==> run a <==
==> flow/design.v (excerpt) <==
module Cordic(clk,rst,phase_step,xin,yin,xout,yout);
parameter IN_WIDTH	= 16; 
parameter EXTRA_BITS	= 6; 
localparam WI			= IN_WIDTH;
localparam WXY			= IN_WIDTH+EXTRA_BITS; 
localparam STG			= WXY; 
input clk;
input rst; 
input signed  [31:0]    phase_step; 
input signed  [WI-1:0]  xin,yin;
output signed [WXY-1:0] xout,yout;
wire signed [31:0] atan_table [0:31];
                 assign atan_table[00] = 32'b0010_0000_0000_0000_0000_0000_0000_0000;
						assign atan_table[01] = 32'b0001_0010_1110_0100_0000_0101_0001_1110;
						assign atan_table[02] = 32'b0000_1001_1111_1011_0011_1000_0101_1011;
						assign atan_table[03] = 32'b0000_0101_0001_0001_0001_0001_1101_0100;
						assign atan_table[04] = 32'b0000_0010_1000_1011_0000_1101_0100_0011;
						assign atan_table[05] = 32'b0000_0001_0100_0101_1101_0111_1110_0001;
						assign atan_table[06] = 32'b0000_0000_1010_0010_1111_0110_0001_1110;
						assign atan_table[07] = 32'b0000_0000_0101_0001_0111_1100_0101_0101;
  ...
Settings: LEC_CHECK=0, CAP_MARGIN=5, CORE_MARGIN=2, CORE_UTILIZATION=72, CTS_CLUSTER_DIAMETER=379, SETUP_SLACK_MARGIN=-0.33, SLEW_MARGIN=20; clock period 3.27 ns.
run.sh (not shown) runs the stock make flow with config.mk's settings and CLKGATE_MAP_FILE=.
==> run b (differences from run a) <==
Settings changed: ABC_AREA set to 0, CAP_MARGIN 5 to 20, CORE_ASPECT_RATIO set to 0.89, CORE_MARGIN 2 to 3, CORE_UTILIZATION 72 to 30, CTS_CLUSTER_DIAMETER 379 to unset, GPL_TIMING_DRIVEN set to 0, MAX_ROUTING_LAYER set to met4, SETUP_SLACK_MARGIN -0.33 to unset.
==> flow/constraint.sdc (replaced) <==
create_clock -name core_clock -period 5.0 [get_ports {clk}]
set_input_delay 1.0000 -clock core_clock [delete_from_list [all_inputs] [get_ports {clk}]]
set_output_delay 1.0000 -clock core_clock [all_outputs]
set_load 0.01 [all_outputs]
==> run c (differences from run a) <==
Settings changed: CAP_MARGIN 5 to 20, CORE_UTILIZATION 72 to 40, CTS_CLUSTER_DIAMETER 379 to unset, SETUP_SLACK_MARGIN -0.33 to unset.
==> flow/constraint.sdc (replaced) <==
create_clock -name core_clock -period 5.0 [get_ports {clk}]
set_input_delay 1.0000 -clock core_clock [delete_from_list [all_inputs] [get_ports {clk}]]
set_output_delay 1.0000 -clock core_clock [all_outputs]
set_load 0.01 [all_outputs]
==> comparison table <==
| metric | run c | run b | run a |
|---|---|---|---|
| Number of signal-net buffers in the layout | 190 | 292 | 1685 |
| Top Metal Used | met4 | met4 | met5 |
| Global placer's final weighted congestion | 0.873 | 0.884 | 0.998 |
| Non-Clock Inverter Count | 647 | 653 | 647 |
| Number of tap cells added at floorplan | 3589 | 4853 | 2030 |
| Number of buffers inserted by port buffering | 109 | 106 | 109 |
| Number of placed cells counting well taps | 16180 | 17542 | 16066 |
| Critical path required time | 5.69 ns | 5.75 ns | 4.03 ns |
| Clock buffer count in the final layout | 260 | 239 | 219 |
| Run status | finished clean | finished clean | finished with violations |
| Reasons for failing layout checks | - | - | negative setup slack |
| Maximum clock frequency | 235 MHz | 211 MHz | 262 MHz |
| Number of clock buffers inserted by TritonCTS | 191 | 179 | 170 |

* * *

==> 08-02 <==
==> flow/design.v <==
`timescale 1ns / 100ps
module Cordic(clk,rst,phase_step,xin,yin,xout,yout);
parameter IN_WIDTH	= 16; 
parameter EXTRA_BITS	= 6; 
localparam WI			= IN_WIDTH;
localparam WXY			= IN_WIDTH+EXTRA_BITS; 
localparam STG			= WXY; 
input clk;
input rst; 
input signed  [31:0]    phase_step; 
input signed  [WI-1:0]  xin,yin;
output signed [WXY-1:0] xout,yout;
wire signed [31:0] atan_table [0:31];
                 assign atan_table[00] = 32'b0010_0000_0000_0000_0000_0000_0000_0000;
						assign atan_table[01] = 32'b0001_0010_1110_0100_0000_0101_0001_1110;
						assign atan_table[02] = 32'b0000_1001_1111_1011_0011_1000_0101_1011;
						assign atan_table[03] = 32'b0000_0101_0001_0001_0001_0001_1101_0100;
						assign atan_table[04] = 32'b0000_0010_1000_1011_0000_1101_0100_0011;
						assign atan_table[05] = 32'b0000_0001_0100_0101_1101_0111_1110_0001;
						assign atan_table[06] = 32'b0000_0000_1010_0010_1111_0110_0001_1110;
						assign atan_table[07] = 32'b0000_0000_0101_0001_0111_1100_0101_0101;
						assign atan_table[08] = 32'b0000_0000_0010_1000_1011_1110_0101_0011;
						assign atan_table[09] = 32'b0000_0000_0001_0100_0101_1111_0010_1111;
						assign atan_table[10] = 32'b0000_0000_0000_1010_0010_1111_1001_1000;
						assign atan_table[11] = 32'b0000_0000_0000_0101_0001_0111_1100_1100;
						assign atan_table[12] = 32'b0000_0000_0000_0010_1000_1011_1110_0110;
						assign atan_table[13] = 32'b0000_0000_0000_0001_0100_0101_1111_0011;
						assign atan_table[14] = 32'b0000_0000_0000_0000_1010_0010_1111_1010;
						assign atan_table[15] = 32'b0000_0000_0000_0000_0101_0001_0111_1101;
						assign atan_table[16] = 32'b0000_0000_0000_0000_0010_1000_1011_1110;
						assign atan_table[17] = 32'b0000_0000_0000_0000_0001_0100_0101_1111;
						assign atan_table[18] = 32'b0000_0000_0000_0000_0000_1010_0011_0000;
						assign atan_table[19] = 32'b0000_0000_0000_0000_0000_0101_0001_1000;
						assign atan_table[20] = 32'b0000_0000_0000_0000_0000_0010_1000_1100;
						assign atan_table[21] = 32'b0000_0000_0000_0000_0000_0001_0100_0110;
						assign atan_table[22] = 32'b0000_0000_0000_0000_0000_0000_1010_0011;
						assign atan_table[23] = 32'b0000_0000_0000_0000_0000_0000_0101_0001;
						assign atan_table[24] = 32'b0000_0000_0000_0000_0000_0000_0010_1001;
						assign atan_table[25] = 32'b0000_0000_0000_0000_0000_0000_0001_0100;
						assign atan_table[26] = 32'b0000_0000_0000_0000_0000_0000_0000_1010;
						assign atan_table[27] = 32'b0000_0000_0000_0000_0000_0000_0000_0101;
						assign atan_table[28] = 32'b0000_0000_0000_0000_0000_0000_0000_0011;
						assign atan_table[29] = 32'b0000_0000_0000_0000_0000_0000_0000_0010;
						assign atan_table[30] = 32'b0000_0000_0000_0000_0000_0000_0000_0001;
						assign atan_table[31] = 32'b0000_0000_0000_0000_0000_0000_0000_0000;
reg signed [WXY-1:0] X [0:STG-1];
reg signed [WXY-1:0] Y [0:STG-1];
reg signed [31:0]    Z [0:STG-1]; 
reg [31:0] phase_acc;
wire [1:0]  quadrant = phase_acc [31:30]; 
wire signed [WI-1:0] nxin,nyin;
assign nxin = -xin;
assign nyin = -yin;
always @(posedge clk)
	begin
		case(quadrant)
			2'b00,2'b11: 
				begin  
					X[0] <= {xin[WI-1],xin}<<{EXTRA_BITS-1};
					Y[0] <= {yin[WI-1],yin}<<{EXTRA_BITS-1};
					Z[0] <= phase_acc ;
				end
			2'b01:
				begin
					X[0] <= {nyin[WI-1],nyin}<<{EXTRA_BITS-1};
					Y[0] <= {xin[WI-1],xin}<<{EXTRA_BITS-1};
					Z[0] <= {2'b00,phase_acc[29:0]}; 
				end
			2'b10:
				begin
					X[0] <= {yin[WI-1],yin}<<{EXTRA_BITS-1};
					Y[0] <= {nxin[WI-1],nxin}<<{EXTRA_BITS-1};
					Z[0] <= {2'b11,phase_acc[29:0]};
				end
			default:;
		endcase
		if(rst) phase_acc<=32'd0; else phase_acc<=phase_acc+phase_step;
	end
genvar i;
generate
	for(i=0;i<(STG-1);i=i+1)
	begin:ITERATION
	wire z_sign;
	wire signed [WXY-1:0] x_shr,y_shr;
	assign x_shr=X[i]>>>i;
	assign y_shr=Y[i]>>>i;
	assign z_sign=Z[i][31];
	always @ (posedge clk)
			begin
				X[i+1] <= z_sign?(X[i]+y_shr):(X[i]-y_shr);
				Y[i+1] <= z_sign?(Y[i]-x_shr):(Y[i]+x_shr);
				Z[i+1] <= z_sign?(Z[i]+atan_table[i]):(Z[i]-atan_table[i]);
				end
	end
endgenerate
assign xout	=	X[STG-1];
assign yout	=	Y[STG-1];
endmodule
==> flow/run.sh <==
#!/bin/bash
# the make line also repeats each setting of config.mk as NAME=value (left out here)
make -C /OpenROAD-flow-scripts/flow DESIGN_CONFIG=/design/flow/config.mk WORK_HOME=/design/flow/orfs CLKGATE_MAP_FILE= finish
==> flow/config.mk <==
export PLATFORM = sky130hd
export DESIGN_NAME = Cordic
export DESIGN_NICKNAME = Cordic
export VERILOG_FILES = /design/flow/design.v
export SDC_FILE = /design/flow/constraint.sdc
export NUM_CORES = 4
export LEC_CHECK = 0
export CAP_MARGIN = 10
export CELL_PAD_IN_SITES_GLOBAL_PLACEMENT = 0
export CORE_MARGIN = 2
export CORE_UTILIZATION = 72
export MIN_ROUTING_LAYER = met1
export SETUP_SLACK_MARGIN = 0.65
export SLEW_MARGIN = 40
export TNS_END_PERCENT = 90
==> flow/constraint.sdc <==
create_clock -name core_clock -period 4.11 [get_ports {clk}]
set_input_delay 0.8220 -clock core_clock [delete_from_list [all_inputs] [get_ports {clk}]]
set_output_delay 0.8220 -clock core_clock [all_outputs]
set_load 0.01 [all_outputs]
==> inputs of 03-20, as changes to 08-02 <==
Settings changed: CAP_MARGIN 10 to 20, CELL_PAD_IN_SITES_GLOBAL_PLACEMENT 0 to not set, CORE_UTILIZATION 72 to 40, MIN_ROUTING_LAYER met1 to not set, SETUP_SLACK_MARGIN 0.65 to not set, SLEW_MARGIN 40 to 20, TNS_END_PERCENT 90 to not set.
==> flow/constraint.sdc (replaced) <==
create_clock -name core_clock -period 4.28 [get_ports {clk}]
set_input_delay 0.8560 -clock core_clock [delete_from_list [all_inputs] [get_ports {clk}]]
set_output_delay 0.8560 -clock core_clock [all_outputs]
set_load 0.01 [all_outputs]
==> inputs of 07-06, as changes to 08-02 <==
Settings changed: CAP_MARGIN 10 to 5, CELL_PAD_IN_SITES_GLOBAL_PLACEMENT 0 to not set, CTS_CLUSTER_DIAMETER set to 359, HOLD_SLACK_MARGIN set to -0.08, MIN_ROUTING_LAYER met1 to not set, PLACE_DENSITY set to 0.66, SETUP_SLACK_MARGIN 0.65 to -0.28, SLEW_MARGIN 40 to 20, TNS_END_PERCENT 90 to not set.
==> flow/constraint.sdc (replaced) <==
create_clock -name core_clock -period 3.26 [get_ports {clk}]
set_input_delay 0.6520 -clock core_clock [delete_from_list [all_inputs] [get_ports {clk}]]
set_output_delay 0.6520 -clock core_clock [all_outputs]
set_load 0.01 [all_outputs]
==> results <==
Final instance area: 07-06 134900 sq um; 08-02 129100 sq um; 03-20 123000 sq um
Area grow syn2layout: 07-06 22.48%; 08-02 17.25%; 03-20 11.64%
Outcome: 07-06 finished with violations; 08-02 timing/DRC/antenna clean; 03-20 timing/DRC/antenna clean
Violated checks: 07-06 setup timing; 08-02 -; 03-20 -
Std-Cell Rows: 07-06 143; 08-02 143; 03-20 192
Inverter count: 07-06 648; 08-02 647; 03-20 647
Clock latency on the worst-skew pair: 07-06 0.85 ns; 08-02 0.82 ns; 03-20 0.89 ns
Critical path arrival: 07-06 4.53 ns; 08-02 4.54 ns; 03-20 4.84 ns
DR vias: 07-06 106500; 08-02 99290; 03-20 86580
Well tap count: 07-06 2030; 08-02 2030; 03-20 3589
Peak per-stage delay on the critical path: 07-06 0.46 ns; 08-02 0.47 ns; 03-20 0.45 ns
Overall fraction of global-route tracks in use: 07-06 0.3971; 08-02 0.3537; 03-20 0.1749
Final setup violation count: 07-06 310; 08-02 0; 03-20 0
Clock period minus worst slack: 07-06 3.790 ns; 08-02 3.855 ns; 03-20 4.088 ns
Reg2Reg Depth: 07-06 15; 08-02 17; 03-20 14
Hold_ws: 07-06 0.3197 ns; 08-02 0.3225 ns; 03-20 0.3006 ns
Critical path launch point: 07-06 Y[6][6]; 08-02 X[3][4]; 03-20 Y[11][11]
Number of warnings the tools reported: 07-06 131; 08-02 130; 03-20 124
Peak fanout along the critical path: 07-06 3; 08-02 4; 03-20 4
Part of the cycle the worst path needs: 07-06 1.162; 08-02 0.9380; 03-20 0.9552
Routed via count divided by cell count: 07-06 6.455; 08-02 6.443; 03-20 5.213
Final-stage net count: 07-06 16050; 08-02 14960; 03-20 14590
